### flow/design.v
module LASER (
input CLK,
input RST,
input [3:0] X,
input [3:0] Y,
output reg [3:0] C1X,
output reg [3:0] C1Y,
output reg [3:0] C2X,
output reg [3:0] C2Y,
output reg DONE);
parameter LFSR_WIDTH = 10;
parameter [LFSR_WIDTH-1:0] threshold = 10'd150;
reg [LFSR_WIDTH-1:0] q;  
wire feedback;  
assign feedback = q[9] ^ q[6];
always @(posedge CLK) begin
    if (RST)
        q <= 10'h1;  
    else
        q <= {q[LFSR_WIDTH-2:0], feedback};  
end
wire [3:0] step;
assign step = (q[5])? 4'b0001: 4'b0010;   
reg [1:0] current_state;
reg [1:0] next_state;
parameter  INIT = 0;
parameter READ = 1;
parameter WALK = 2;
parameter OUTPUT = 3;
reg [5:0] cover_prev;  
reg [5:0] cover_current;  
reg [5:0] cover_max;  
reg [5:0] cnt;  
reg [3:0] corX [39:0];  
reg [3:0] corY [39:0];
reg [3:0] x1, y1, x2, y2;  
reg [3:0] tmpX1, tmpY1, tmpX2, tmpY2; 
reg [3:0] dx1, dy1, dx2, dy2;
reg [19:0] round;  
parameter MAX_ROUND = 20'd2000;
parameter [5:0] LAST = 6'd41;  
always @(posedge CLK) begin
  if (current_state == INIT) begin
    corX[cnt] <= X;
    corY[cnt] <= Y;
  end
  if (current_state == READ || next_state == READ) begin
    corX[cnt] <= X;
    corY[cnt] <= Y;
  end
end
always @(*) begin
  if (cnt == 6'd0 || cnt == LAST || next_state == READ || RST) begin
    dx1 = 4'd0; dy1 = 4'd0;
    dx2 = 4'd0; dy2 = 4'd0;
  end
  else if (next_state == WALK) begin
    dx1 = (tmpX1 > corX[cnt-6'd1])? tmpX1 - corX[cnt-6'd1] : corX[cnt-6'd1] - tmpX1;
    dy1 = (tmpY1 > corY[cnt-6'd1])? tmpY1 - corY[cnt-6'd1] : corY[cnt-6'd1] - tmpY1;
    dx2 = (tmpX2 > corX[cnt-6'd1])? tmpX2 - corX[cnt-6'd1] : corX[cnt-6'd1] - tmpX2;
    dy2 = (tmpY2 > corY[cnt-6'd1])? tmpY2 - corY[cnt-6'd1] : corY[cnt-6'd1] - tmpY2;
  end
  else begin
    dx1 = 4'd0; dy1 = 4'd0;
    dx2 = 4'd0; dy2 = 4'd0;
  end
end
always @(posedge CLK) begin
  if (RST)
    current_state <= INIT;
  else
    current_state <= next_state;
end
always @(*) begin
  case (current_state)
    INIT:
      next_state = (RST)? INIT: READ;
    READ:
      next_state = (cnt == 6'd39)? WALK: READ;
    WALK:  
      next_state = (round == MAX_ROUND)? OUTPUT: WALK;
    OUTPUT:
      next_state = INIT;
    default:
      next_state = INIT;
  endcase
end
always @(posedge CLK) begin
  if (RST)
    round <= 0;
  else if (current_state == OUTPUT)
    round <= 0;
  else if (current_state == WALK) begin
    if (cnt == LAST)
      round <= round + 1;
  end
end
always @(posedge CLK) begin
  if (RST) begin
    tmpX2 <= 4'd7; 
  end
  else if (current_state == OUTPUT) begin
    tmpX2 <= 4'd7;
  end
  else if (current_state == WALK && cnt == 6'd0) begin  
    if (q[5]) tmpX2 <= (x2+step < 16)? x2+step : 15; 
    else      tmpX2 <= (x2 > step) ? x2-step : 0;  
  end
end
always @(posedge CLK) begin
  if (RST) begin
    tmpY2 <= 4'd7;
  end
  else if (current_state == OUTPUT) begin
    tmpY2 <= 4'd7;
  end
  else if (current_state == WALK && cnt == 6'd0) begin  
    if (q[9]) tmpY2 <= (y2+step < 16)? y2+step : 15;
    else      tmpY2 <= (y2 > step)? y2-step : 0;  
  end
end
always @(posedge CLK) begin
  if (RST) begin
    tmpX1 <= 4'd7;
  end
  else if (current_state == OUTPUT) begin
    tmpX1 <= 4'd7;
  end
  else if (current_state == WALK && cnt == 6'd0) begin  
    if (q[0]) tmpX1 <= (x1+step < 16)? x1+step : 15;  
    else      tmpX1 <= (x1 > step)? x1-step : 0; 
  end
end
always @(posedge CLK) begin
  if (RST) begin
    tmpY1 <= 4'd7;
  end
  else if (current_state == OUTPUT) begin
    tmpY1 <= 4'd7;
  end
  else if (current_state == WALK && cnt == 6'd0) begin  
    if (q[3]) tmpY1 <= (y1+step < 16)? y1+step : 15; 
    else      tmpY1 <= (y1 > step)? y1-step : 0;  
  end
end
always @(posedge CLK) begin
  if (RST) begin
    x1 <= 4'd0; y1 <= 4'd0;
    x2 <= 4'd8; y2 <= 4'd8;
  end
  else if (current_state == OUTPUT) begin
    x1 <= 4'd0; y1 <= 4'd0;
    x2 <= 4'd8; y2 <= 4'd8;
  end
  else if (current_state == WALK) begin
    if (cnt == LAST) begin
      if(cover_current > cover_prev) begin
        x1 <= tmpX1; y1 <= tmpY1;
        x2 <= tmpX2; y2 <= tmpY2;
      end
      else begin  
        if (q < threshold) begin  
          x1 <= tmpX1; y1 <= tmpY1;
          x2 <= tmpX2; y2 <= tmpY2;
        end
      end
    end
  end
end
always @(posedge CLK) begin
  if (RST)
    cover_prev <= 6'd0;
  else if (current_state == OUTPUT)
    cover_prev <= 6'd0;
  else if (current_state == WALK) begin
    if(cnt == LAST) begin  
      if(cover_current > cover_prev)
        cover_prev <= cover_current;
      else begin  
        if (q < threshold)   
          cover_prev <= cover_current;
      end
    end
  end
end
always @(posedge CLK) begin
  if(RST)
    cover_current <= 6'd0;
  else if(next_state == OUTPUT)   
    cover_current <= 6'd0;
  else if(current_state == WALK) begin
    if(cnt > 0) begin
      if (cnt == LAST)
        cover_current <= 6'd0;
      else begin
        cover_current <= cover_current +
        ((dx1 + dy1 <= 4) || (dx1 == 3 && dy1 == 2) || (dx1 == 2 && dy1 == 3) ||
         (dx2 + dy2 <= 4) || (dx2 == 3 && dy2 == 2) || (dx2 == 2 && dy2 == 3));        
      end
    end
    else 
      cover_current <= 6'd0;
  end
  else
    cover_current <= 6'd0;
end
always @(posedge CLK) begin
  if(RST)
    cover_max <= 6'd0;
  else if(current_state == WALK) begin
    if(cnt == LAST) begin  
      if(cover_current > cover_max)
        cover_max <= cover_current;
    end
  end
  else if(current_state == OUTPUT)
    cover_max <= 0;
  else
    cover_max <= 0;
end
always @(posedge CLK) begin
  if (RST)
    cnt <= 0;
  else if (current_state == OUTPUT || next_state == OUTPUT)
    cnt <= 0;
  else if (next_state == READ)  
    cnt <= cnt + 1;
  else if (current_state == WALK) begin
      cnt <= (cnt == LAST)? 0: cnt+1;
  end
  else
    cnt <= 0;
end
always @(posedge CLK) begin
  if (RST) begin
    C1X <= 4'd7; C1Y <= 4'd7;
    C2X <= 4'd7; C2Y <= 4'd7;
  end
  else if (current_state == WALK) begin
    if(cnt == LAST) begin
      if(cover_current > cover_max) begin
        C1X <= tmpX1; C1Y <= tmpY1;
        C2X <= tmpX2; C2Y <= tmpY2;
      end
    end
  end
end
always @(posedge CLK) begin
  if(RST)
    DONE <= 1'b0;
  else if (next_state == OUTPUT)
    DONE <= 1'b1;
  else
    DONE <= 1'b0;
end
endmodule
### flow/run.sh
#!/bin/bash
# the make line also repeats each setting of config.mk as NAME=value (left out here)
make -C /OpenROAD-flow-scripts/flow DESIGN_CONFIG=/design/flow/config.mk WORK_HOME=/design/flow/orfs CLKGATE_MAP_FILE= finish
### flow/config.mk
export PLATFORM = sky130hd
export DESIGN_NAME = LASER
export DESIGN_NICKNAME = LASER
export VERILOG_FILES = /design/flow/design.v
export SDC_FILE = /design/flow/constraint.sdc
export NUM_CORES = 4
export LEC_CHECK = 0
export CAP_MARGIN = 20
export CORE_MARGIN = 2
export CORE_UTILIZATION = 70
export CTS_CLUSTER_SIZE = 37
export SLEW_MARGIN = 20
### flow/constraint.sdc
create_clock -name core_clock -period 3.96 [get_ports {CLK}]
set_input_delay 0.7920 -clock core_clock [delete_from_list [all_inputs] [get_ports {CLK}]]
set_output_delay 0.7920 -clock core_clock [all_outputs]
set_load 0.01 [all_outputs]
==> GITHUB_STEP_SUMMARY, run 1 <==
### Flow metrics

| Metric | Value |
|---|---|
| Worst-path maximum fanout | `5` |
| Clk root buf | `clkbuf_16` |
| Port buffer count | `26` |
| Post-DP Area | `around 22000 um^2` |
| Vias in the first global route | `13720` |
| Crit path depth | `27` |
| Area of the core | `27100 um^2` |
| Crit path max-delay family | `AND-OR/OR-AND gates` |
| Worst Setup SP | `cnt[1]$_SDFF_PP0_` |
| Clk power | `a little under 4 mW` |
| Clock sinks | `around 430` |
| Fp_density | `between 70% and 80%` |
| DRC | `0` |
| Largest net degree at the start of global routing | `approximately 46` |
| Clk pwr share | `35.4%` |
| CTS tree | `yes` |
| Flop2flop setup slack | `-1910 ps` |
| Combinational power | `2.26 mW` |
| Most numerous cell in the Yosys netlist | `edfxtp_1` |
| Hold buffers post-CTS | `0` |
| Logic area | `7468 um^2` |
| Mux share | `12.25%` |
| Post-DP HPWL | `32.37 mm` |
| Initial DRC count | `2290` |
| GRT overflow | `0` |
| Ys flops | `427` |
| Fin cells | `1995` |
| Placed cells | `about 1900` |
| Setup ws final | `-1910 ps` |
| Critical path's largest stage delay | `approximately 600 ps` |
| Status | `finished with violations` |
| Fillers | `1179` |
| Die height | `170.5 um` |
| Pwr per Cell Area | `472.5 nW/um^2` |
| Seq power | `about 4.9 mW` |
| CTS Buffer Depth | `3` |
| Synthesized area per cell | `14.12 um^2` |
| Worst Hold Path EP | `cover_prev[3]$_SDFFE_PP0P_` |
| CTS clk-pin slew, worst paths | `70 ps` |
| Period minus WS final | `5870 ps` |
| Crit path DRT | `approximately 4400 ps` |
| Io pins | `27` |
| Seq. cell area | `11760 um^2` |
| Fin util | `86.07%` |
| Synth Area in Simple Gates | `9.119%` |
| Cell-internal power | `8.057 mW` |
| Rel. slew slack | `41.16%` |
| Critical path endpoint | `cover_current[4]$_SDFF_PP0_` |
| Reg power frac | `44.1%` |
| Crit path kind | `reg -> reg` |
| R2r endpoint | `cover_current[4]$_SDFF_PP0_` |
| Top logic family | `multiplexers` |
| Worst slew pin tran | `about 880 ps` |
| Nets | `1691` |
| Ys cells | `1374` |
| EDFF count, synth | `320` |
| Critical path buffers and inverters | `5` |
| Area leader share | `49.53%` |
| Routed wire length | `59.07 mm` |
| Gate count after technology mapping | `1374` |
| H-tree levels | `2` |
| Gr usage total | `about two fifths` |
| Element type at the critical path start | `register` |
| Clock skew | `24.67 ps` |
| Total tool warning count | `55` |
| Net Count, Synth | `1474` |
| YS warnings | `1` |
| Pre-CTS setup slack | `-1847 ps` |
| Final Max Slew Viols | `0` |
| Synth Area in Compound Gates | `6.875%` |
| NetSw | `2.964 mW` |
| Post-synthesis sequential area ratio | `about three fifths` |
| Area leader, netlist | `edfxtp_1` |
| Chip Area, Yosys | `about 19000 um^2` |
| DR vias | `between 10000 and 15000` |
| Post-synth top cells | `320 x edfxtp_1, 144 x nor2_1, 107 x dfxtp_1` |
| Top pwr grp | `registers` |
| Post-synth area hogs | `edfxtp_1 50%, mux4_2 11%, dfxtp_1 11%` |
| Fmax | `170.4 MHz` |
| Cycle use final | `148.2%` |
| Initial antenna violation count | `0` |
| Violated layout checks | `negative setup slack` |
| Area grow syn2layout | `20.22%` |
| Commonest flop | `edfxtp_1` |
| Antenna Cells | `0` |
| Final Cell Area | `23320 um^2` |
| WHS Path Cells | `2` |
| Die Area | `29060 um^2` |
| CP endpoint kind | `register` |
| RSZ-0062 raised after global routing | `true` |
| Adder Area Share | `6.501%` |
| Final hold viol count | `0` |
| Hold WC Path Type | `reg -> reg` |
| Switching Fraction | `between 20% and 30%` |
| Fin Hold WS | `473.5 ps` |
| CP arrival | `6290 ps` |
| Post-synthesis xor/xnor area fraction | `1.890%` |
| Die X | `170.5 um` |
| Final GP Congestion | `0.8520` |
| FF-to-FF Start | `cnt[1]$_SDFF_PP0_` |
| Post-DRT Antenna Nets | `0` |
| CP max-delay cell | `mux4_2` |
| Num rows | `~60` |
| Total CTS buffers | `between 40 and 50` |
| Late-Pin Clk Latency | `550 ps` |
| Setup violators final | `6` |
| Post-synth ARST share | `0%` |
| Hold_sp | `cover_prev[3]$_SDFFE_PP0P_` |
| Max-cap viol count | `0` |
| VDD IR max | `0.0004919 V` |
| WL per Instance | `29.61 um` |
| 1st-pass router iterations | `6` |
| Mapped cell area | `between 15000 and 20000 um^2` |
| Total design power | `about 11 mW` |
| P_leak | `8.485 nW` |
| R2R depth | `27` |
| TNS Setup | `-10780 ps` |
| Combinational power share | `around a fifth` |
| First-pass GRT wire length | `between 80 and 90 mm` |
| Synth cell types | `78` |
| Via/cell ratio | `~7` |
-- area by class of cell --
cell class	count	share of cell area [%]
clock inverter	10	0.3594
tap	372	1.995
timing repair buffer	240	9.114
sequential	427	50.40
clock buffer	66	5.123
inverter	61	0.9924
multi-input combinational	819	32.02
-- per-layer routing --
layer	vias up	GRT usage [%]	wire (um)
li1	5639	-	-
met1	6745	50.87	19340
met2	1281	67.66	28180
met3	358	7.930	6537
met4	0	23.89	5012
met5	-	0	0
-- timing repair --
item,CTS,global route
cloned,3,1
setup endpoints to repair,6,6
pin swaps,13,12
gates resized,35,24
buffers inserted,7,7
==> run 2: changes to the inputs <==
CORE_UTILIZATION = 58   (was 70)
CTS_CLUSTER_SIZE = not set   (was 37)
clock period = 3.23 ns   (was 3.96 ns; I/O delays follow)
==> GITHUB_STEP_SUMMARY, run 2 <==
### Flow metrics

| Metric | Value |
|---|---|
| Fin cells | `2105` |
| Crit path DRT | `3680 ps` |
| Via/cell ratio | `5.937` |
| Post-synth area hogs | `edfxtp_1 50%, mux4_2 11%, dfxtp_1 11%` |
| Hold WC Path Type | `reg -> reg` |
| Antenna Cells | `0` |
| Clk pwr share | `36.4%` |
| Die Area | `34930 um^2` |
| R2R depth | `24` |
| CP arrival | `6040 ps` |
| Io pins | `27` |
| Clock sinks | `427` |
| VDD IR max | `between 0.0005 and 0.0006 V` |
| Crit path max-delay family | `AND-OR/OR-AND gates` |
| Post-synth top cells | `320 x edfxtp_1, 144 x nor2_1, 107 x dfxtp_1` |
| Area leader share | `49.53%` |
| Synth Area in Compound Gates | `6.875%` |
| Post-synthesis sequential area ratio | `60.57%` |
| H-tree levels | `2` |
| DR vias | `12500` |
| Routed wire length | `46.70 mm` |
| Reg power frac | `43.7%` |
| Rel. slew slack | `37.99%` |
| Most numerous cell in the Yosys netlist | `edfxtp_1` |
| Gate count after technology mapping | `1374` |
| CP endpoint kind | `register` |
| Post-synth ARST share | `0%` |
| Worst-path maximum fanout | `13` |
| Hold buffers post-CTS | `0` |
| Violated layout checks | `negative setup slack` |
| Synth cell types | `78` |
| Fp_density | `approximately 59%` |
| 1st-pass router iterations | `5` |
| Late-Pin Clk Latency | `570 ps` |
| Top logic family | `multiplexers` |
| Total tool warning count | `55` |
| Mux share | `12.25%` |
| Fin Hold WS | `about 460 ps` |
| Total CTS buffers | `44` |
| FF-to-FF Start | `cnt[0]$_SDFF_PP0_` |
| Clock skew | `17.28 ps` |
| Ys cells | `1374` |
| WL per Instance | `22.19 um` |
| Worst slew pin tran | `between 900 and 1000 ps` |
| Element type at the critical path start | `register` |
| Worst Setup SP | `cnt[0]$_SDFF_PP0_` |
| Seq power | `5.96 mW` |
| Hold_sp | `cover_prev[5]$_SDFFE_PP0P_` |
| CP Cell Sequence | `inv_4 > ha_4 > buf_12 > buf_12 > mux4_2 > mux4_2 > o22a_1 > o21ai_2 > ha_1 > or2_2 > o311a_4 > a2111oi_4 > ha_1 > a21oi_2 > nand4bb_1 > o21ai_0 > a32o_2 > a41oi_2 > o41ai_4 > ha_2 > ha_4 > nand3_2 > xor2_1 > nor2_1` |
| Post-DP HPWL | `between 30 and 40 mm` |
| Net Count, Synth | `1474` |
| Pwr per Cell Area | `571.7 nW/um^2` |
| Vias in the first global route | `around 13000` |
| Num rows | `66` |
| Top pwr grp | `registers` |
| Area grow syn2layout | `22.82%` |
| Largest net degree at the start of global routing | `46` |
| Combinational power | `2.70 mW` |
| Placed cells | `2015` |
| Clk root buf | `clkbuf_16` |
| R2r endpoint | `cover_current[4]$_SDFF_PP0_` |
| Flop2flop setup slack | `-2360 ps` |
| Final Max Slew Viols | `0` |
| Status | `finished with violations` |
| Initial DRC count | `874` |
| Area of the core | `32700 um^2` |
| Nets | `1733` |
| Crit path kind | `reg -> reg` |
| CTS tree | `yes` |
| P_leak | `8.733 nW` |
| First-pass GRT wire length | `roughly 73 mm` |
| DRC | `0` |
| CTS Buffer Depth | `3` |
| Post-synthesis xor/xnor area fraction | `under 10%` |
| Fin util | `approximately 73%` |
| Period minus WS final | `5588 ps` |
| Adder Area Share | `6.501%` |
| Setup ws final | `-2358 ps` |
| Critical path endpoint | `cover_current[4]$_SDFF_PP0_` |
| Critical path buffers and inverters | `3` |
| Max-cap viol count | `0` |
| RSZ-0062 raised after global routing | `true` |
| GRT overflow | `0` |
| Die height | `186.9 um` |
| Port buffer count | `26` |
| CP max-delay cell | `mux4_2` |
| YS warnings | `1` |
| Post-DRT Antenna Nets | `0` |
| Area leader, netlist | `edfxtp_1` |
| Mapped cell area | `19400 um^2` |
| Clk power | `~5.0 mW` |
| Fillers | `2195` |
| Final GP Congestion | `0.8641` |
| Worst Hold Path EP | `cover_prev[5]$_SDFFE_PP0P_` |
| Setup violators final | `6` |
| Gr usage total | `27.32%` |
| EDFF count, synth | `between 300 and 400` |
| TNS Setup | `-13500 ps` |
| Commonest flop | `edfxtp_1` |
| Initial antenna violation count | `0` |
| Combinational power share | `19.8%` |
| Crit path depth | `24` |
| Synth Area in Simple Gates | `9.119%` |
| Critical path's largest stage delay | `540 ps` |
| NetSw | `about 3.4 mW` |
| WHS Path Cells | `2` |
| Cell-internal power | `roughly 10 mW` |
| Synthesized area per cell | `14.12 um^2` |
| Chip Area, Yosys | `19400 um^2` |
| Switching Fraction | `between 20% and 30%` |
| Cycle use final | `173.0%` |
| Ys flops | `427` |
| Final hold viol count | `0` |
| CTS clk-pin slew, worst paths | `~60 ps` |
| Fmax | `179.0 MHz` |
| Die X | `186.9 um` |
## run 2: stage by stage
stage / power, mW / setup slack (ps) / cell area [um^2]
4_1_cts: 13.54 / -2315 / 23650
3_5_place_dp: 8.475 / -2409 / 22010
2_1_floorplan: 7.435 / -2416 / 19620
5_1_grt: 14.12 / -2555 / 23830
6_report: 13.62 / -2358 / 23830
3_3_place_gp: 8.445 / -2350 / 22010
## run 2: what timing repair did
item	4_1_cts	5_1_grt
gates cloned	1	1
endpoints found under the setup margin	6	6
pin swaps	17	24
gates resized	34	29
buffers inserted	6	7
## run 2: final cells by class
| class | instances | area (um^2) | area share (%) |
|---|---|---|---|
| Clock inverter | 21 | 211.5 | 0.8874 |
| Multi-Input combinational cell | 819 | 7472 | 31.36 |
| Clock buffer | 55 | 1187 | 4.983 |
| Inverter | 61 | 231.5 | 0.9714 |
| Tap cell | 442 | 553.0 | 2.321 |
| Sequential cell | 427 | 11760 | 49.34 |
| Timing Repair Buffer | 280 | 2417 | 10.14 |
## run 2: metal layers
metal  up-vias  track usage [%]  share of wire, %
met2       420            47.28                51
met5         -                0                 0
met4         0            7.937               2.8
li1       5717                -                 -
met1      6270            36.16                41
met3        91            4.109               5.8
==> run 3: changes to the inputs <==
CORE_UTILIZATION = 71   (was 58)
CTS_CLUSTER_SIZE = 13   (was not set)
PLACE_DENSITY_LB_ADDON = 0.02   (was not set)
SETUP_SLACK_MARGIN = 0.83   (was not set)
clock period = 3.25 ns   (was 3.23 ns; I/O delays follow)
==> GITHUB_STEP_SUMMARY, run 3 <==
### Flow metrics

| Metric | Value |
|---|---|
| Gr usage total | `47.59%` |
| P_leak | `about 9 nW` |
| Violated layout checks | `negative setup slack` |
| Gr busiest metal | `met2` |
| Synthesized area per cell | `14.12 um^2` |
| DRC | `0` |
| Die height | `approximately 170 um` |
| Setup ws final | `-3216 ps` |
| Initial antenna violation count | `6` |
| Die Area | `around 29000 um^2` |
| Flop2flop setup slack | `-3220 ps` |
| Io pins | `27` |
| Synth Area in Simple Gates | `a little under a tenth` |
| Critical path buffers and inverters | `3` |
| Synth cell types | `78` |
| Adder Area Share | `6.501%` |
| Total tool warning count | `between 50 and 60` |
| Ys cells | `1374` |
| Top logic family | `multiplexers` |
| Die X | `169.3 um` |
| M1 GR Usage | `59.33%` |
| Top pwr grp | `registers` |
| CP endpoint kind | `register` |
| Largest net degree at the start of global routing | `around 46` |
| Combinational power | `3.02 mW` |
| Post-DP HPWL | `32.31 mm` |
| Crit path depth | `28` |
| CTS tree | `yes` |
| Final Max Slew Viols | `0` |
| CP arrival | `6920 ps` |
| Mux share | `12.25%` |
| GR Layer Usage met3 | `around an eighth` |
| Crit path max-delay family | `simple AND/OR/NAND/NOR gates` |
| GRT overflow | `0` |
| Area leader share | `49.53%` |
| Via/cell ratio | `7.739` |
| CTS clk-pin slew, worst paths | `80 ps` |
| Clk pwr share | `36.1%` |
| Cycle use final | `199.0%` |
| YS warnings | `1` |
| Rel. slew slack | `30.04%` |
| Grt met2 use | `74.73%` |
| Ys flops | `around 430` |
| Post-synthesis xor/xnor area fraction | `1.890%` |
| Post-DRT Antenna Nets | `0` |
| Critical path's largest stage delay | `450 ps` |
| Clock sinks | `427` |
| Final GP Congestion | `~0.90` |
| Critical path endpoint | `cover_current[4]$_SDFF_PP0_` |
| Clk root buf | `clkbuf_16` |
| Clock skew | `around 36 ps` |
| FF-to-FF Start | `cnt[0]$_SDFF_PP0_` |
| Hold WC Path Type | `reg -> reg` |
| H-tree levels | `2` |
| DR vias | `15460` |
| VDD IR max | `0.0008659 V` |
| Area grow syn2layout | `25.24%` |
| Worst Hold Path EP | `q[3]$_SDFF_PP0_` |
| CTS Buffer Depth | `3` |
| Mapped cell area | `19400 um^2` |
| WHS Path Cells | `1` |
| Routed wire length | `71.82 mm` |
| Late-Pin Clk Latency | `580 ps` |
| Fin util | `90.41%` |
| Commonest flop | `edfxtp_1` |
| Total CTS buffers | `42` |
| Clk power | `5.05 mW` |
| Vias in the first global route | `14830` |
| Reg power frac | `42.3%` |
| Hold_sp | `q[2]$_SDFF_PP0_` |
| Pre-CTS setup slack | `-2526 ps` |
| Net Count, Synth | `1474` |
| Seq power | `5.93 mW` |
| WL per Instance | `35.94 um` |
| Area leader, netlist | `edfxtp_1` |
| EDFF count, synth | `320` |
| Element type at the critical path start | `register` |
| Fp_density | `just over 70%` |
| Synth Area in Compound Gates | `6.875%` |
| Worst slew pin tran | `around 1000 ps` |
| 1st-pass router iterations | `8` |
| RSZ-0062 raised after global routing | `true` |
| NetSw | `4.052 mW` |
| Crit path DRT | `about 3700 ps` |
| Initial DRC count | `2920` |
| Most numerous cell in the Yosys netlist | `edfxtp_1` |
| Final hold viol count | `0` |
| Post-synthesis sequential area ratio | `60.57%` |
| Post-synth ARST share | `0%` |
| Setup violators final | `7` |
| First-pass GRT wire length | `97.92 mm` |
| Worst Setup SP | `cnt[0]$_SDFF_PP0_` |
| CP max-delay cell | `fa_2` |
| Crit path kind | `reg -> reg` |
| Period minus WS final | `between 6000 and 7000 ps` |
| Post-synth top cells | `320 x edfxtp_1, 144 x nor2_1, 107 x dfxtp_1` |
| Switching Fraction | `28.95%` |
| Area of the core | `26880 um^2` |
| Combinational power share | `21.6%` |
| Post-synth area hogs | `edfxtp_1 50%, mux4_2 11%, dfxtp_1 11%` |
| Nets | `1727` |
| Status | `finished with violations` |
| Fmax | `154.6 MHz` |
| Gate count after technology mapping | `1374` |
| Port buffer count | `26` |
| Num rows | `roughly 60` |
| R2R depth | `28` |
| Cell-internal power | `between 9 and 10 mW` |
| Pwr per Cell Area | `576.0 nW/um^2` |
| Worst-path maximum fanout | `6` |
| R2r endpoint | `cover_current[4]$_SDFF_PP0_` |
| Max-cap viol count | `0` |
| Hold buffers post-CTS | `0` |
| Chip Area, Yosys | `~19000 um^2` |
-- run 3: through the flow --
| stage | area [um^2] | total power [mW] | TNS, ps | cells | hold slack, ps |
|---|---|---|---|---|---|
| detailed placement | 21660 | 8.351 | -16350 | 1862 | 460.3 |
| global placement | 21660 | 8.297 | -15190 | 1862 | 446.2 |
| finish | 24300 | 14.00 | -18690 | 1998 | 474.8 |
| floorplan | 19840 | 7.406 | -13760 | 1374 | 431.7 |
| global route | 24300 | 14.17 | -19130 | 1997 | 473.7 |
| CTS | 24070 | 13.41 | -13470 | 1988 | 469.5 |
-- run 3: what timing repair did --
item,CTS,global route
setup endpoints to repair,386,214
setup buffers,50,8
gates cloned,4,0
resized,98,40
pin swaps,47,21
-- run 3: per-layer routing --
metal	part of all wire, %	vias up
met5	0.072	-
met4	10	8
met3	15	605
met2	44	1845
met1	30	7291
li1	-	5714
-- run 3: area by class of cell --
| type | count | area, um^2 |
|---|---|---|
| Multi-Input combinational cell | 819 | 8001 |
| Clock buffer | 62 | 1219 |
| Tap cell | 341 | 426.7 |
| Inverter | 61 | 237.7 |
| Timing Repair Buffer | 276 | 2534 |
| Antenna cell | 2 | 5.005 |
| Clock inverter | 10 | 117.6 |
| Sequential cell | 427 | 11760 |
| Fill cell | 899 | 2577 |
==> run 4: changes to the inputs <==
ABC_AREA = 1   (was not set)
CORE_UTILIZATION = 72   (was 71)
CTS_CLUSTER_DIAMETER = 393   (was not set)
CTS_CLUSTER_SIZE = not set   (was 13)
PLACE_DENSITY_LB_ADDON = not set   (was 0.02)
SETUP_SLACK_MARGIN = not set   (was 0.83)
clock period = 3.45 ns   (was 3.25 ns; I/O delays follow)
==> GITHUB_STEP_SUMMARY, run 4 <==
### Flow metrics

| Metric | Value |
|---|---|
| Vias in the first global route | `16980` |
| Mux share | `0%` |
| Post-synthesis sequential area ratio | `58.84%` |
| Area of the core | `approximately 27000 um^2` |
| Worst Setup SP | `cnt[1]$_SDFF_PP0_` |
| Initial DRC count | `3104` |
| Io pins | `27` |
| Crit path kind | `reg -> reg` |
| NetSw | `3.847 mW` |
| Clk pwr share | `between 30% and 40%` |
| CP endpoint kind | `register` |
| FF-to-FF Start | `cnt[1]$_SDFF_PP0_` |
| Reg power frac | `42.0%` |
| Fin util | `91.79%` |
| R2r endpoint | `cover_current[2]$_SDFF_PP0_` |
| Area leader share | `roughly half` |
| Chip Area, Yosys | `between 15000 and 20000 um^2` |
| Post-synth area hogs | `edfxtp_1 48%, dfxtp_1 11%, nand2_1 5.1%` |
| Net Count, Synth | `about 2000` |
| Num rows | `around 60` |
| Status | `finished with violations` |
| Combinational power | `2.81 mW` |
| First-pass GRT wire length | `91.98 mm` |
| Synthesized area per cell | `10.30 um^2` |
| RSZ-0062 raised after global routing | `true` |
| Total CTS buffers | `around 43` |
| Period minus WS final | `5408 ps` |
| Worst-path maximum fanout | `8` |
| Final hold viol count | `0` |
| Total tool warning count | `56` |
| Final Cell Area | `24880 um^2` |
| Mapped cell area | `19970 um^2` |
| Clock skew | `29.81 ps` |
| Fmax | `184.9 MHz` |
| GRT overflow | `0` |
| Ys cells | `a little under 2000` |
| Synth Area in Simple Gates | `between 10% and 20%` |
| Critical path buffers and inverters | `7` |
| Largest net degree at the start of global routing | `65` |
| Post-DRT Antenna Nets | `0` |
| Crit path max-delay family | `simple AND/OR/NAND/NOR gates` |
| CP max-delay cell | `ha_4` |
| Post-synthesis xor/xnor area fraction | `~1.3%` |
| Worst slew pin tran | `between 600 and 700 ps` |
| Cycle use final | `156.7%` |
| Fp_density | `73.70%` |
| Nets | `2290` |
| Fin cells | `2596` |
| Antenna Cells | `0` |
| Gate count after technology mapping | `between 1500 and 2000` |
| Late-Pin Clk Latency | `570 ps` |
| WL per Instance | `25.40 um` |
| Routed wire length | `65.93 mm` |
| Synth Area in Compound Gates | `13.27%` |
| EDFF count, synth | `about 320` |
| Hold WC Path Type | `reg -> reg` |
| Most numerous cell in the Yosys netlist | `edfxtp_1` |
| Commonest flop | `edfxtp_1` |
| Max-cap viol count | `0` |
| 1st-pass router iterations | `7` |
| Top logic family | `simple AND/OR/NAND/NOR gates` |
| Die height | `170.6 um` |
| Crit path depth | `33` |
| Hold_sp | `q[4]$_SDFF_PP0_` |
| Element type at the critical path start | `register` |
| VDD IR max | `about 0.00065 V` |
| Post-DP HPWL | `33.74 mm` |
| Critical path's largest stage delay | `360 ps` |
| DRC | `0` |
| Clock sinks | `427` |
| Die Area | `29090 um^2` |
| Top pwr grp | `registers` |
| CTS tree | `yes` |
| Area leader, netlist | `edfxtp_1` |
| WHS Path Cells | `2` |
| Setup violators final | `6` |
| P_leak | `9.684 nW` |
| Pwr per Cell Area | `532.5 nW/um^2` |
| Final GP Congestion | `0.9021` |
| YS warnings | `1` |
| Port buffer count | `26` |
| Fin Hold WS | `approximately 430 ps` |
| Flop2flop setup slack | `-1960 ps` |
| Setup ws final | `-1958 ps` |
| Synth cell types | `56` |
| Worst Hold Path EP | `q[5]$_SDFF_PP0_` |
| Clk root buf | `clkbuf_16` |
| Adder Area Share | `6.315%` |
| H-tree levels | `2` |
| CTS clk-pin slew, worst paths | `60 ps` |
| Violated layout checks | `negative setup slack` |
| Gr usage total | `between 40% and 50%` |
| Die X | `around 170 um` |
| DR vias | `17690` |
| CP arrival | `~6000 ps` |
| Crit path DRT | `3920 ps` |
| Via/cell ratio | `6.813` |
| Total design power | `13.25 mW` |
| CTS Buffer Depth | `3` |
| Post-synth top cells | `320 x edfxtp_1, 273 x nand2_1, 245 x nor2_1` |
| R2R depth | `33` |
| Cell-internal power | `~9.4 mW` |
| Combinational power share | `21.2%` |
| Switching Fraction | `just under 30%` |
| Ys flops | `427` |
| Seq power | `5.56 mW` |
| Area grow syn2layout | `24.54%` |
| Initial antenna violation count | `0` |
| Post-synth ARST share | `0%` |
| Critical path endpoint | `cover_current[2]$_SDFF_PP0_` |
| Final Max Slew Viols | `0` |
| Post-DP Area | `22390 um^2` |
| Clk power | `roughly 4.9 mW` |
| Rel. slew slack | `56.09%` |
| Placed cells | `2490` |
-- run 4: repair_timing --
action,4_1_cts,5_1_grt
hold buffers,0,0
resized,103,80
cloned,4,1
pin swaps,59,72
endpoints found under the setup margin,6,6
hold endpoints to repair,0,0
buffers inserted,11,13
-- run 4: metal layers --
metal	global-route usage, %	vias up	part of all wire [%]
li1	-	7317	-
met3	7.772	481	13
met4	26.24	0	8.8
met2	70.04	1706	46
met5	0	-	0
met1	50.10	8183	32
-- run 4: metrics by stage --
stage	setup TNS, ps	setup WS, ps
2_1_floorplan	-7014	-1327
3_3_place_gp	-8471	-1574
3_5_place_dp	-9346	-1723
4_1_cts	-8102	-1499
5_1_grt	-11560	-2050
6_report	-11090	-1958
-- run 4: final cells by class --
cell class / instances / area (um^2)
flip-flops and latches: 427 / 11760
clock buffers: 48 / 1095
multi-input cells: 1263 / 8059
fillers: 1004 / 2226
repair buffers: 295 / 2540
inverters: 160 / 624.3
clock inverters: 31 / 335.3
well taps: 372 / 465.4
==> run 5: changes to the inputs <==
ABC_AREA = not set   (was 1)
CELL_PAD_IN_SITES_DETAIL_PLACEMENT = 2   (was not set)
CORE_UTILIZATION = 40   (was 72)
CTS_CLUSTER_DIAMETER = not set   (was 393)
HOLD_SLACK_MARGIN = 0.25   (was not set)
clock period = 5.73 ns   (was 3.45 ns; I/O delays follow)
==> GITHUB_STEP_SUMMARY, run 5 <==
### Flow metrics

| Metric | Value |
|---|---|
| NetSw | `2.391 mW` |
| CTS Buffer Depth | `3` |
| Ys flops | `427` |
| Nets | `1610` |
| FF-to-FF Start | `cnt[1]$_SDFF_PP0_` |
| Fin Hold WS | `around 470 ps` |
| Num rows | `80` |
| Cell-internal power | `5.903 mW` |
| Net Count, Synth | `1474` |
| Placed cells | `2031` |
| Top logic family | `multiplexers` |
| Post-DP Area | `21000 um^2` |
| Die Area | `50280 um^2` |
| Seq power | `3.36 mW` |
| Rel. slew slack | `23.29%` |
| Worst Setup SP | `cnt[1]$_SDFF_PP0_` |
| Pre-CTS setup slack | `-512.8 ps` |
| Adder Area Share | `6.501%` |
| R2R depth | `28` |
| Post-synth area hogs | `edfxtp_1 50%, mux4_2 11%, dfxtp_1 11%` |
| Clk power | `3.16 mW` |
| Fillers | `4412` |
| Status | `finished with violations` |
| Total design power | `8.294 mW` |
| Final GP Congestion | `between 0.8 and 0.9` |
| 1st-pass router iterations | `7` |
| Synth Area in Compound Gates | `6.875%` |
| Commonest flop | `edfxtp_1` |
| Routed wire length | `about 75 mm` |
| Synthesized area per cell | `roughly 14 um^2` |
| GRT overflow | `0` |
| Final hold viol count | `0` |
| Io pins | `27` |
| Clock skew | `approximately 28 ps` |
| Ys cells | `between 1000 and 1500` |
| Top pwr grp | `registers` |
| Combinational power share | `21.3%` |
| Largest net degree at the start of global routing | `46` |
| Flop2flop setup slack | `-550 ps` |
| CP endpoint kind | `register` |
| Total CTS buffers | `around 46` |
| Die X | `224.2 um` |
| Via/cell ratio | `about 6.3` |
| Worst slew pin tran | `1146 ps` |
| Crit path DRT | `6210 ps` |
| Cycle use final | `109.6%` |
| Pwr per Cell Area | `351.6 nW/um^2` |
| Late-Pin Clk Latency | `630 ps` |
| Clk pwr share | `approximately two fifths` |
| Area of the core | `47850 um^2` |
| Port buffer count | `26` |
| Post-synth top cells | `320 x edfxtp_1, 144 x nor2_1, 107 x dfxtp_1` |
| R2r endpoint | `cover_current[4]$_SDFF_PP0_` |
| Final Max Slew Viols | `0` |
| First-pass GRT wire length | `108.0 mm` |
| EDFF count, synth | `320` |
| Fp_density | `40.55%` |
| Total tool warning count | `53` |
| TNS Setup | `-2610 ps` |
| WL per Instance | `34.68 um` |
| CTS clk-pin slew, worst paths | `70 ps` |
| Clock sinks | `427` |
| Critical path endpoint | `cover_current[4]$_SDFF_PP0_` |
| Reg power frac | `40.6%` |
| CTS tree | `yes` |
| Area grow syn2layout | `21.60%` |
| Hold WC Path Type | `reg -> reg` |
| Combinational power | `1.77 mW` |
| P_leak | `8.266 nW` |
| Chip Area, Yosys | `19400 um^2` |
| Area leader, netlist | `edfxtp_1` |
| Antenna Cells | `0` |
| Mapped cell area | `19400 um^2` |
| Hold_sp | `cover_prev[3]$_SDFFE_PP0P_` |
| Switching Fraction | `28.83%` |
| Crit path kind | `reg -> reg` |
| Fin cells | `2163` |
| Final Cell Area | `23590 um^2` |
| Crit path depth | `28` |
| Post-DP HPWL | `43.19 mm` |
| Synth Area in Simple Gates | `9.119%` |
| WHS Path Cells | `2` |
| Worst-path maximum fanout | `4` |
| Gate count after technology mapping | `~1400` |
| RSZ-0062 raised after global routing | `true` |
| Post-DRT Antenna Nets | `0` |
| VDD IR max | `approximately 0.00028 V` |
| Initial antenna violation count | `0` |
| CP max-delay cell | `mux4_2` |
| Element type at the critical path start | `register` |
| Critical path buffers and inverters | `5` |
| Setup ws final | `-550.1 ps` |
| Initial DRC count | `roughly 1400` |
| Area leader share | `49.53%` |
| DR vias | `roughly 14000` |
| Fmax | `159.2 MHz` |
| Critical path's largest stage delay | `560 ps` |
| Post-synth ARST share | `0%` |
| Synth cell types | `78` |
| Clk root buf | `clkbuf_16` |
| Mux share | `12.25%` |
| Violated layout checks | `negative setup slack` |
| Die height | `224.2 um` |
| DRC | `0` |
| Worst Hold Path EP | `cover_prev[3]$_SDFFE_PP0P_` |
| Post-synthesis sequential area ratio | `60.57%` |
| CP arrival | `6760 ps` |
| Setup violators final | `6` |
| Max-cap viol count | `0` |
| Fin util | `just under 50%` |
| Crit path max-delay family | `AND-OR/OR-AND gates` |
| Most numerous cell in the Yosys netlist | `edfxtp_1` |
| Post-synthesis xor/xnor area fraction | `1.890%` |
| H-tree levels | `2` |
| Vias in the first global route | `14920` |
| Period minus WS final | `6280 ps` |
| Gr usage total | `~30%` |
| YS warnings | `1` |
## run 5: final cells by class
cell class              count  area [um^2]  area share (%)
clock buffers              62         1271           5.388
clock inverters            24        255.2           1.082
inverters                  61        231.5          0.9811
multi-input cells         819         7672           32.52
flip-flops and latches    427        11760           49.83
well taps                 615        769.5           3.262
repair buffers            155         1637           6.937
## run 5: routing by layer
metal | track usage [%] | share of wire (%) | vias up
met4 | 14.59 | 6.1 | 0
met1 | 34.77 | 37 | 7205
li1 | - | - | 5484
met5 | 0 | 0 | -
met2 | 52.92 | 51 | 689
met3 | 5.735 | 6.5 | 263
## run 5: what timing repair did
action,CTS,global route
gates cloned,7,0
gates resized,56,41
endpoints found under the setup margin,6,6
buffers inserted,26,13
pin swaps,20,19
hold buffers,0,0
==> run 6: changes to the inputs <==
CELL_PAD_IN_SITES_GLOBAL_PLACEMENT = 1   (was not set)
CORE_ASPECT_RATIO = 1.53   (was not set)
CORE_MARGIN = 4   (was 2)
GPL_ROUTABILITY_DRIVEN = 0   (was not set)
GPL_TIMING_DRIVEN = 0   (was not set)
HOLD_SLACK_MARGIN = not set   (was 0.25)
MAX_ROUTING_LAYER = met4   (was not set)
MIN_ROUTING_LAYER = met2   (was not set)
PLACE_DENSITY = 0.41   (was not set)
SLEW_MARGIN = 15   (was 20)
clock period = 4.63 ns   (was 5.73 ns; I/O delays follow)
==> GITHUB_STEP_SUMMARY, run 6 <==
### Flow metrics

| Metric | Value |
|---|---|
| Cell-internal power | `6.844 mW` |
| Post-DRT Antenna Nets | `0` |
| Commonest flop | `edfxtp_1` |
| Die Area | `between 50000 and 60000 um^2` |
| Fillers | `4597` |
| Crit path DRT | `5090 ps` |
| Worst Setup SP | `cnt[0]$_SDFF_PP0_` |
| TNS Setup | `-9705 ps` |
| WL per Instance | `about 27 um` |
| DR vias | `16080` |
| Crit path kind | `reg -> reg` |
| Status | `finished with violations` |
| Worst-path maximum fanout | `6` |
| Combinational power share | `between 10% and 20%` |
| Post-synthesis sequential area ratio | `between 60% and 70%` |
| Nets | `1579` |
| Final Cell Area | `approximately 23000 um^2` |
| Reg power frac | `43.8%` |
| WHS Path Cells | `1` |
| Post-synthesis xor/xnor area fraction | `1.890%` |
| Critical path endpoint | `cover_current[4]$_SDFF_PP0_` |
| Pre-CTS setup slack | `-3089 ps` |
| Period minus WS final | `6362 ps` |
| Clk power | `3.55 mW` |
| Gate count after technology mapping | `1374` |
| CTS tree | `yes` |
| DRC | `0` |
| Mapped cell area | `19400 um^2` |
| Synthesized area per cell | `14.12 um^2` |
| Element type at the critical path start | `register` |
| P_leak | `7.825 nW` |
| Post-DP Area | `20620 um^2` |
| Logic area | `7523 um^2` |
| Gr usage total | `34.32%` |
| Rel. slew slack | `28.57%` |
| CTS clk-pin slew, worst paths | `60 ps` |
| Fin cells | `2119` |
| R2r endpoint | `cover_current[4]$_SDFF_PP0_` |
| Setup ws final | `-1732 ps` |
| Fp_density | `40.58%` |
| Initial antenna violation count | `0` |
| CP max-delay cell | `mux4_2` |
| Switching Fraction | `between 20 and 30%` |
| CP arrival | `6830 ps` |
| Area leader, netlist | `edfxtp_1` |
| Most numerous cell in the Yosys netlist | `edfxtp_1` |
| Synth Area in Simple Gates | `9.119%` |
| Largest net degree at the start of global routing | `41` |
| Port buffer count | `25` |
| Critical path buffers and inverters | `8` |
| H-tree levels | `2` |
| Placed cells | `2006` |
| Flop2flop setup slack | `-1730 ps` |
| Total tool warning count | `55` |
| Late-Pin Clk Latency | `roughly 600 ps` |
| Fin util | `47.39%` |
| Total CTS buffers | `44` |
| Crit path max-delay family | `adder cells` |
| Fin Hold WS | `467.3 ps` |
| Setup violators final | `6` |
| Violated layout checks | `negative setup slack` |
| Via/cell ratio | `around 7.6` |
| Seq power | `4.15 mW` |
| Crit path depth | `31` |
| Mux share | `12.25%` |
| Worst Hold Path EP | `q[2]$_SDFF_PP0_` |
| R2R depth | `31` |
| Max-cap viol count | `0` |
| Clock sinks | `427` |
| Top pwr grp | `registers` |
| Die height | `about 280 um` |
| CP endpoint kind | `register` |
| Most frequent CP cell | `buf_12` |
| Pwr per Cell Area | `418.1 nW/um^2` |
| Final hold viol count | `0` |
| Hold_sp | `q[1]$_SDFF_PP0_` |
| Final Max Slew Viols | `0` |
| GRT overflow | `0` |
| First-pass GRT wire length | `87.04 mm` |
| Vias in the first global route | `19200` |
| Net Count, Synth | `1474` |
| Top logic family | `multiplexers` |
| Die X | `186.1 um` |
| CTS Buffer Depth | `3` |
| EDFF count, synth | `320` |
| Area of the core | `47810 um^2` |
| Initial DRC count | `2551` |
| Area leader share | `49.53%` |
| YS warnings | `1` |
| 1st-pass router iterations | `6` |
| NetSw | `2.630 mW` |
| RSZ-0062 raised after global routing | `true` |
| Total design power | `9.474 mW` |
| Cycle use final | `137.4%` |
| Clk root buf | `clkbuf_16` |
| Clock skew | `10.11 ps` |
| Post-synth area hogs | `edfxtp_1 50%, mux4_2 11%, dfxtp_1 11%` |
| Post-synth ARST share | `0%` |
| Area grow syn2layout | `16.80%` |
| Adder Area Share | `6.501%` |
| Antenna Cells | `0` |
| Io pins | `27` |
| VDD IR max | `between 0.0003 and 0.0004 V` |
| Chip Area, Yosys | `just under 20000 um^2` |
| Num rows | `99` |
| Ys flops | `427` |
| Routed wire length | `around 58 mm` |
| Synth Area in Compound Gates | `6.875%` |
| Synth cell types | `78` |
| Worst slew pin tran | `1070 ps` |
| Post-synth top cells | `320 x edfxtp_1, 144 x nor2_1, 107 x dfxtp_1` |
| Post-DP HPWL | `41.10 mm` |
| Seq. cell area | `roughly 12000 um^2` |
| Critical path's largest stage delay | `590 ps` |
| Combinational power | `1.77 mW` |
| FF-to-FF Start | `cnt[0]$_SDFF_PP0_` |
| Hold WC Path Type | `reg -> reg` |
| Ys cells | `1374` |
| Fmax | `around 160 MHz` |
| Clk pwr share | `37.4%` |
-- run 6: layout make-up --
| class | count | area share, % |
|---|---|---|
| Buffer | 66 | 2.087 |
| Clock buffer | 55 | 5.223 |
| Clock inverter | 25 | 0.9166 |
| Inverter | 61 | 1.044 |
| Multi-Input combinational cell | 819 | 33.20 |
| Sequential cell | 427 | 51.86 |
| Tap cell | 606 | 3.346 |
| Timing Repair Buffer | 60 | 2.319 |
-- run 6: what timing repair did --
item	in CTS	in global routing
cloned	3	1
hold buffers	0	0
setup endpoints to repair	6	6
gates resized	65	16
pin swaps	21	18
setup buffers	22	9
-- run 6: metal layers --
| metal | GRT usage (%) | vias up | part of all wire [%] |
|---|---|---|---|
| li1 | - | 5380 | - |
| met1 | - | 5566 | 0 |
| met2 | 47.65 | 4810 | 61 |
| met3 | 35.89 | 319 | 33 |
| met4 | 5.291 | 0 | 6.3 |
| met5 | - | - | 0 |
==> run 7: changes to the inputs <==
CELL_PAD_IN_SITES_DETAIL_PLACEMENT = not set   (was 2)
CELL_PAD_IN_SITES_GLOBAL_PLACEMENT = not set   (was 1)
CORE_ASPECT_RATIO = not set   (was 1.53)
CORE_MARGIN = 2   (was 4)
CORE_UTILIZATION = 72   (was 40)
CTS_CLUSTER_SIZE = 98   (was not set)
GPL_ROUTABILITY_DRIVEN = not set   (was 0)
GPL_TIMING_DRIVEN = not set   (was 0)
MAX_ROUTING_LAYER = not set   (was met4)
MIN_ROUTING_LAYER = not set   (was met2)
PLACE_DENSITY = not set   (was 0.41)
SLEW_MARGIN = 20   (was 15)
TNS_END_PERCENT = 10   (was not set)
clock period = 5.14 ns   (was 4.63 ns; I/O delays follow)
==> GITHUB_STEP_SUMMARY, run 7 <==
### Flow metrics

| Metric | Value |
|---|---|
| Status | `finished with violations` |
| Violated layout checks | `negative setup slack` |
| Element type at the critical path start | `register` |
| Clk pwr share | `between 30% and 40%` |
| Crit path depth | `26` |
| Ys cells | `1374` |
| P_leak | `8.056 nW` |
| Fin util | `85.08%` |
| Worst-path maximum fanout | `15` |
| Via/cell ratio | `7.074` |
| CP max-delay cell | `mux4_2` |
| Clk root buf | `clkbuf_16` |
| Max-cap viol count | `0` |
| R2R depth | `26` |
| Net Count, Synth | `1474` |
| Total design power | `8.470 mW` |
| Port buffer count | `26` |
| Post-synthesis xor/xnor area fraction | `1.890%` |
| Total CTS buffers | `42` |
| Hold_sp | `cover_prev[5]$_SDFFE_PP0P_` |
| Clock skew | `32.47 ps` |
| Io pins | `27` |
| Synthesized area per cell | `14.12 um^2` |
| Nets | `about 1600` |
| TNS Setup | `-3566 ps` |
| Worst Setup SP | `cnt[0]$_SDFF_PP0_` |
| Post-synth top cells | `320 x edfxtp_1, 144 x nor2_1, 107 x dfxtp_1` |
| CTS clk-pin slew, worst paths | `70 ps` |
| Reg power frac | `between 40 and 50%` |
| Late-Pin Clk Latency | `570 ps` |
| Die X | `between 150 and 200 um` |
| GRT overflow | `0` |
| Fin cells | `1882` |
| Post-DP Area | `20840 um^2` |
| Clock sinks | `427` |
| Gate count after technology mapping | `between 1000 and 1500` |
| Clk power | `3.00 mW` |
| Vias in the first global route | `about 13000` |
| Total tool warning count | `56` |
| CTS Buffer Depth | `3` |
| Period minus WS final | `5834 ps` |
| WL per Instance | `29.65 um` |
| Chip Area, Yosys | `19400 um^2` |
| H-tree levels | `2` |
| Top pwr grp | `registers` |
| Initial DRC count | `1914` |
| Placed cells | `1774` |
| Final Cell Area | `22740 um^2` |
| FF-to-FF Start | `cnt[0]$_SDFF_PP0_` |
| Switching Fraction | `27.45%` |
| R2r endpoint | `cover_current[4]$_SDFF_PP0_` |
| Num rows | `60` |
| Antenna Cells | `0` |
| CP endpoint kind | `register` |
| Cycle use final | `113.5%` |
| Crit path max-delay family | `AND-OR/OR-AND gates` |
| Rel. slew slack | `24.09%` |
| Die Area | `28270 um^2` |
| Pre-CTS setup slack | `-529.5 ps` |
| Routed wire length | `55.80 mm` |
| Hold buffers post-CTS | `0` |
| Critical path endpoint | `cover_current[4]$_SDFF_PP0_` |
| Post-synthesis sequential area ratio | `60.57%` |
| Mapped cell area | `approximately 19000 um^2` |
| Die height | `168.2 um` |
| Seq power | `3.75 mW` |
| Setup ws final | `-693.7 ps` |
| Critical path's largest stage delay | `560 ps` |
| Synth Area in Simple Gates | `9.119%` |
| Final Max Slew Viols | `0` |
| Largest net degree at the start of global routing | `46` |
| Combinational power | `around 1.7 mW` |
| Ys flops | `427` |
| Area leader, netlist | `edfxtp_1` |
| Final hold viol count | `0` |
| WHS Path Cells | `2` |
| Post-synth ARST share | `0%` |
| Final GP Congestion | `0.9251` |
| Area leader share | `49.53%` |
| CP arrival | `6260 ps` |
| Fmax | `roughly 170 MHz` |
| Post-DP HPWL | `31.71 mm` |
| Cell-internal power | `around 6.1 mW` |
| Area of the core | `26730 um^2` |
| Crit path kind | `reg -> reg` |
| Worst Hold Path EP | `cover_prev[5]$_SDFFE_PP0P_` |
| 1st-pass router iterations | `5` |
| Area grow syn2layout | `17.20%` |
| NetSw | `2.325 mW` |
| Worst slew pin tran | `1135 ps` |
| Combinational power share | `20.3%` |
| Gr usage total | `about 41%` |
| Most numerous cell in the Yosys netlist | `edfxtp_1` |
| Fillers | `1165` |
| Setup violators final | `6` |
| YS warnings | `1` |
| DRC | `0` |
| Commonest flop | `edfxtp_1` |
| Crit path DRT | `5560 ps` |
| Initial antenna violation count | `0` |
| CTS tree | `yes` |
| Post-synth area hogs | `edfxtp_1 50%, mux4_2 11%, dfxtp_1 11%` |
| EDFF count, synth | `approximately 320` |
| Pwr per Cell Area | `372.5 nW/um^2` |
| VDD IR max | `0.0003662 V` |
| Top logic family | `multiplexers` |
| DR vias | `about 13000` |
| Synth Area in Compound Gates | `6.875%` |
| Critical path buffers and inverters | `5` |
| Post-DRT Antenna Nets | `0` |
| Mux share | `approximately 12%` |
| RSZ-0062 raised after global routing | `true` |
| First-pass GRT wire length | `84.57 mm` |
| Synth cell types | `approximately 78` |
| Adder Area Share | `around 6.5%` |
| Flop2flop setup slack | `-690 ps` |
| Fin Hold WS | `465.4 ps` |
| Fp_density | `around 73%` |
| Hold WC Path Type | `reg -> reg` |
run 7: cell type report:
cell class,count,area [um^2],share of cell area [%]
tap,341,426.7,1.876
timing repair buffer,157,1525,6.708
clock inverter,26,187.7,0.8254
multi-input combinational,819,7505,33.00
inverter,61,231.5,1.018
clock buffer,51,1106,4.864
sequential,427,11760,51.70
run 7: routing by layer:
layer | vias to the layer above | wire length (um) | global-route usage [%] | share of wire, %
li1 | 5478 | - | - | -
met1 | 6509 | 19100 | 52.58 | 34
met2 | 1060 | 27220 | 67.97 | 49
met3 | 266 | 5859 | 7.569 | 10
met4 | 0 | 3625 | 21.93 | 6.5
met5 | - | 0 | 0 | 0
run 7: what timing repair did:
item	in CTS	in global routing
pin swaps	26	10
gates cloned	4	0
setup endpoints to repair	6	6
gates resized	59	9
buffers inserted	23	7
==> run 8: changes to the inputs <==
ABC_AREA = 1   (was not set)
CELL_PAD_IN_SITES_GLOBAL_PLACEMENT = 0   (was not set)
CORE_ASPECT_RATIO = 0.9   (was not set)
CTS_CLUSTER_DIAMETER = 375   (was not set)
CTS_CLUSTER_SIZE = 14   (was 98)
MIN_ROUTING_LAYER = met1   (was not set)
PLACE_DENSITY_LB_ADDON = 0.14   (was not set)
SETUP_SLACK_MARGIN = 0.74   (was not set)
SLEW_MARGIN = 15   (was 20)
TNS_END_PERCENT = not set   (was 10)
clock period = 4.42 ns   (was 5.14 ns; I/O delays follow)
==> GITHUB_STEP_SUMMARY, run 8 <==
### Flow metrics

| Metric | Value |
|---|---|
| NetSw | `2.917 mW` |
| Post-synth top cells | `320 x edfxtp_1, 273 x nand2_1, 245 x nor2_1` |
| P_leak | `9.251 nW` |
| Antenna Cells | `0` |
| Commonest flop | `edfxtp_1` |
| Seq. cell area | `11760 um^2` |
| Period minus WS final | `5397 ps` |
| CP max-delay cell | `dfxtp_4` |
| Clk pwr share | `a little under a third` |
| Hold WC Path Type | `reg -> reg` |
| Total design power | `9.778 mW` |
| Chip Area, Yosys | `19970 um^2` |
| Total tool warning count | `54` |
| Rel. slew slack | `between 30% and 40%` |
| Post-DRT Antenna Nets | `0` |
| Hold_sp | `q[2]$_SDFF_PP0_` |
| Combinational power | `2.41 mW` |
| Die X | `179.6 um` |
| Mux share | `0%` |
| Violated layout checks | `negative setup slack` |
| DR vias | `17200` |
| Io pins | `27` |
| Switching Fraction | `29.83%` |
| Clock skew | `20.60 ps` |
| CTS clk-pin slew, worst paths | `80 ps` |
| Flop2flop setup slack | `-980 ps` |
| Die height | `162.0 um` |
| Nets | `2217` |
| Element type at the critical path start | `register` |
| GRT overflow | `0` |
| First-pass GRT wire length | `88.51 mm` |
| Initial DRC count | `3153` |
| Logic area | `8295 um^2` |
| Fmax | `185.3 MHz` |
| Via/cell ratio | `6.907` |
| Worst-path maximum fanout | `7` |
| Area leader share | `between 40 and 50%` |
| Post-synth ARST share | `0%` |
| Gr usage total | `39.04%` |
| Port buffer count | `26` |
| YS warnings | `1` |
| Synthesized area per cell | `10.30 um^2` |
| Net Count, Synth | `~2000` |
| RSZ-0062 raised after global routing | `true` |
| Reg power frac | `between 40% and 50%` |
| Setup violators final | `6` |
| Top pwr grp | `registers` |
| Clk power | `3.03 mW` |
| TNS Setup | `-4973 ps` |
| Top logic family | `simple AND/OR/NAND/NOR gates` |
| Synth Area in Compound Gates | `13.27%` |
| Status | `finished with violations` |
| Crit path max-delay family | `simple AND/OR/NAND/NOR gates` |
| R2R depth | `33` |
| VDD IR max | `0.0003820 V` |
| Post-synth area hogs | `edfxtp_1 48%, dfxtp_1 11%, nand2_1 5.1%` |
| WL per Instance | `25.34 um` |
| Most numerous cell in the Yosys netlist | `edfxtp_1` |
| Adder Area Share | `approximately 6.3%` |
| Total CTS buffers | `36` |
| Initial antenna violation count | `0` |
| Seq power | `4.34 mW` |
| Critical path endpoint | `cover_current[4]$_SDFF_PP0_` |
| Crit path DRT | `just under 5000 ps` |
| EDFF count, synth | `320` |
| Max-cap viol count | `0` |
| Pwr per Cell Area | `401.0 nW/um^2` |
| CP arrival | `5810 ps` |
| WHS Path Cells | `2` |
| Clock sinks | `427` |
| Mapped cell area | `19970 um^2` |
| Critical path's largest stage delay | `between 300 and 400 ps` |
| Most frequent CP cell | `ha_4` |
| Num rows | `57` |
| Clk root buf | `clkbuf_16` |
| Ys flops | `427` |
| Worst Hold Path EP | `q[3]$_SDFF_PP0_` |
| R2r endpoint | `cover_current[4]$_SDFF_PP0_` |
| Setup ws final | `-977.3 ps` |
| FF-to-FF Start | `cnt[0]$_SDFF_PP0_` |
| CP endpoint kind | `register` |
| Post-DP HPWL | `32.67 mm` |
| Largest net degree at the start of global routing | `86` |
| Crit path depth | `33` |
| Die Area | `29090 um^2` |
| Final Max Slew Viols | `0` |
| Critical path buffers and inverters | `6` |
| CTS tree | `yes` |
| Routed wire length | `63.10 mm` |
| Cell-internal power | `6.862 mW` |
| Worst slew pin tran | `903.9 ps` |
| Fillers | `1066` |
| CTS Buffer Depth | `3` |
| Area leader, netlist | `edfxtp_1` |
| Gate count after technology mapping | `slightly below 2000` |
| Final GP Congestion | `0.9118` |
| Fp_density | `73.50%` |
| Synth Area in Simple Gates | `between 10% and 20%` |
| Crit path kind | `reg -> reg` |
| Post-synthesis xor/xnor area fraction | `under 10%` |
| DRC | `0` |
| Area grow syn2layout | `22.08%` |
| Area of the core | `27170 um^2` |
| Vias in the first global route | `16440` |
| Post-synthesis sequential area ratio | `58.84%` |
| Combinational power share | `24.6%` |
| Cycle use final | `122.1%` |
| Final hold viol count | `0` |
| Worst Setup SP | `cnt[0]$_SDFF_PP0_` |
| Synth cell types | `56` |
| 1st-pass router iterations | `8` |
| H-tree levels | `2` |
| Ys cells | `1940` |
| Late-Pin Clk Latency | `550 ps` |
## run 8: through the flow
step | setup WS [ps] | instance area (um^2) | hold WS, ps | cells | utilization (%)
detailed placement | -806.5 | 21760 | 418.1 | 2393 | 80.08
finish | -977.3 | 24380 | 424.5 | 2490 | 89.73
global route | -1088 | 24380 | 445.1 | 2490 | 89.73
global placement | -591.5 | 21760 | 406.7 | 2393 | 80.08
CTS | -479.4 | 23850 | 432.6 | 2478 | 87.77
floorplan | -356.9 | 20200 | 403.1 | 1940 | -
## run 8: metal layers
layer	global-route usage, %	part of all wire, %	vias up
met5	0	0	-
met4	17.96	6.3	0
met3	8.094	14	421
met2	62.84	46	1620
met1	51.84	34	7995
li1	-	-	7163
## run 8: area by class of cell
type | count | area share (%)
sequential | 427 | 48.22
tap | 354 | 1.817
clock inverter | 2 | 0.1026
timing repair inverter | 1 | 0.06671
timing repair buffer | 228 | 9.032
clock buffer | 55 | 4.162
multi-input combinational | 1263 | 34.02
inverter | 160 | 2.581
## run 8: repair_timing
action | in CTS | in global routing
setup endpoints to repair | 6 | 6
gates cloned | 8 | 2
pin swaps | 96 | 77
setup buffers | 20 | 10
gates resized | 155 | 94
hold buffers | 0 | 0
==> run 9: changes to the inputs <==
ABC_AREA = not set   (was 1)
CELL_PAD_IN_SITES_GLOBAL_PLACEMENT = not set   (was 0)
CORE_ASPECT_RATIO = not set   (was 0.9)
CORE_UTILIZATION = 71   (was 72)
CTS_CLUSTER_DIAMETER = not set   (was 375)
CTS_CLUSTER_SIZE = 24   (was 14)
MIN_ROUTING_LAYER = not set   (was met1)
PLACE_DENSITY_LB_ADDON = not set   (was 0.14)
SETUP_SLACK_MARGIN = 0.83   (was 0.74)
SLEW_MARGIN = 20   (was 15)
TNS_END_PERCENT = 5   (was not set)
clock period = 3.18 ns   (was 4.42 ns; I/O delays follow)
==> GITHUB_STEP_SUMMARY, run 9 <==
### Flow metrics

| Metric | Value |
|---|---|
| CTS Buffer Depth | `3` |
| Worst Hold Path EP | `q[3]$_SDFF_PP0_` |
| Largest net degree at the start of global routing | `46` |
| Die height | `169.3 um` |
| WL per Instance | `~36 um` |
| Post-synthesis sequential area ratio | `60.57%` |
| Fmax | `149.0 MHz` |
| Adder Area Share | `6.501%` |
| Final hold viol count | `0` |
| Post-synth top cells | `320 x edfxtp_1, 144 x nor2_1, 107 x dfxtp_1` |
| Chip Area, Yosys | `approximately 19000 um^2` |
| Clock sinks | `427` |
| Setup ws final | `-3532 ps` |
| Vias in the first global route | `14670` |
| Commonest flop | `edfxtp_1` |
| Late-Pin Clk Latency | `~580 ps` |
| Critical path's largest stage delay | `430 ps` |
| Critical path endpoint | `cover_current[4]$_SDFF_PP0_` |
| Hold WC Path Type | `reg -> reg` |
| WHS Path Cells | `1` |
| Period minus WS final | `6712 ps` |
| Final Max Slew Viols | `0` |
| Ys flops | `about 430` |
| Total CTS buffers | `43` |
| Fillers | `between 900 and 1000` |
| FF-to-FF Start | `cnt[1]$_SDFF_PP0_` |
| 1st-pass router iterations | `15` |
| Setup violators final | `6` |
| Switching Fraction | `29.18%` |
| Violated layout checks | `negative setup slack` |
| Num rows | `60` |
| Ys cells | `1374` |
| First-pass GRT wire length | `95.88 mm` |
| Seq power | `6.06 mW` |
| Logic area | `~8000 um^2` |
| Synthesized area per cell | `14.12 um^2` |
| RSZ-0062 raised after global routing | `true` |
| Final Cell Area | `approximately 24000 um^2` |
| Post-synth area hogs | `edfxtp_1 50%, mux4_2 11%, dfxtp_1 11%` |
| Top logic family | `multiplexers` |
| Total tool warning count | `56` |
| Post-synthesis xor/xnor area fraction | `between 1.5 and 2%` |
| Clk root buf | `clkbuf_16` |
| Initial antenna violation count | `11` |
| Rel. slew slack | `37.98%` |
| H-tree levels | `2` |
| Routed wire length | `72.73 mm` |
| Flop2flop setup slack | `-3530 ps` |
| DR vias | `15460` |
| Most numerous cell in the Yosys netlist | `edfxtp_1` |
| Nets | `1729` |
| Worst-path maximum fanout | `6` |
| Crit path max-delay family | `simple AND/OR/NAND/NOR gates` |
| Seq. cell area | `11760 um^2` |
| Synth cell types | `78` |
| Port buffer count | `26` |
| Via/cell ratio | `around 7.7` |
| CTS tree | `yes` |
| Most frequent CP cell | `buf_4` |
| Synth Area in Compound Gates | `under 10%` |
| CP endpoint kind | `register` |
| DRC | `0` |
| Synth Area in Simple Gates | `a little under a tenth` |
| Max-cap viol count | `0` |
| Area leader share | `49.53%` |
| Fin Hold WS | `approximately 480 ps` |
| Crit path kind | `reg -> reg` |
| CP max-delay cell | `xor2_2` |
| VDD IR max | `about 0.00083 V` |
| Post-synth ARST share | `0%` |
| Worst slew pin tran | `slightly above 900 ps` |
| Hold_sp | `q[2]$_SDFF_PP0_` |
| Pwr per Cell Area | `597.2 nW/um^2` |
| Top pwr grp | `registers` |
| NetSw | `approximately 4.2 mW` |
| CTS clk-pin slew, worst paths | `70 ps` |
| Hold buffers post-CTS | `0` |
| Die Area | `around 29000 um^2` |
| Reg power frac | `between 40% and 50%` |
| Initial DRC count | `3064` |
| Element type at the critical path start | `register` |
| Status | `finished with violations` |
| Worst Setup SP | `cnt[1]$_SDFF_PP0_` |
| Clock skew | `22.08 ps` |
| Gr usage total | `46.68%` |
| P_leak | `8.817 nW` |
| Cell-internal power | `10.21 mW` |
| Area grow syn2layout | `24.40%` |
| CP arrival | `7150 ps` |
| Area of the core | `26880 um^2` |
| Mux share | `12.25%` |
| GRT overflow | `0` |
| Area leader, netlist | `edfxtp_1` |
| Io pins | `27` |
| R2R depth | `28` |
| Mapped cell area | `19400 um^2` |
| Critical path buffers and inverters | `4` |
| Cycle use final | `211.1%` |
| YS warnings | `1` |
| Post-DP Area | `21680 um^2` |
| Clk pwr share | `around 36%` |
| Net Count, Synth | `roughly 1500` |
| EDFF count, synth | `320` |
| Crit path depth | `28` |
| Combinational power share | `21.9%` |
| Combinational power | `3.16 mW` |
| Crit path DRT | `3620 ps` |
| Die X | `between 150 and 200 um` |
| Fp_density | `about 72%` |
| Post-DRT Antenna Nets | `0` |
| Gate count after technology mapping | `around 1400` |
| Clk power | `5.19 mW` |
| R2r endpoint | `cover_current[4]$_SDFF_PP0_` |
| Post-DP HPWL | `~32 mm` |
| Final GP Congestion | `around 0.9` |
## run 9: layer usage
layer,up-vias,routed length (um),track usage (%)
met5,-,67,0
met4,6,7738,31.07
met3,668,11120,13.18
met2,1819,32190,74.50
met1,7229,21620,56.10
li1,5736,-,-
## run 9: layout make-up
cell class / instances / area share (%)
Antenna cell: 7 / 0.07258
Clock buffer: 56 / 4.832
Clock inverter: 20 / 0.7828
Inverter: 61 / 0.9590
Multi-Input combinational cell: 821 / 32.60
Sequential cell: 427 / 48.71
Tap cell: 341 / 1.768
Timing Repair Buffer: 275 / 10.27
## run 9: through the flow
stage | setup TNS [ps] | setup slack, ps | std cells | power (mW) | utilization (%)
detailed placement | -14550 | -2530 | 1885 | 8.515 | 80.67
CTS | -14580 | -2547 | 1988 | 13.76 | 88.54
floorplan | -14180 | -2466 | 1374 | 7.553 | -
finish | -20270 | -3532 | 2008 | 14.41 | 89.80
global route | -20430 | -3540 | 2004 | 14.58 | 89.77
global placement | -13580 | -2374 | 1885 | 8.462 | 80.67
## run 9: timing repair
action | CTS | global route
setup buffers | 20 | 13
resized | 100 | 52
pin swaps | 45 | 54
endpoints found under the setup margin | 272 | 156
gates cloned | 7 | 0
Power and IR drop assume default switching activity.
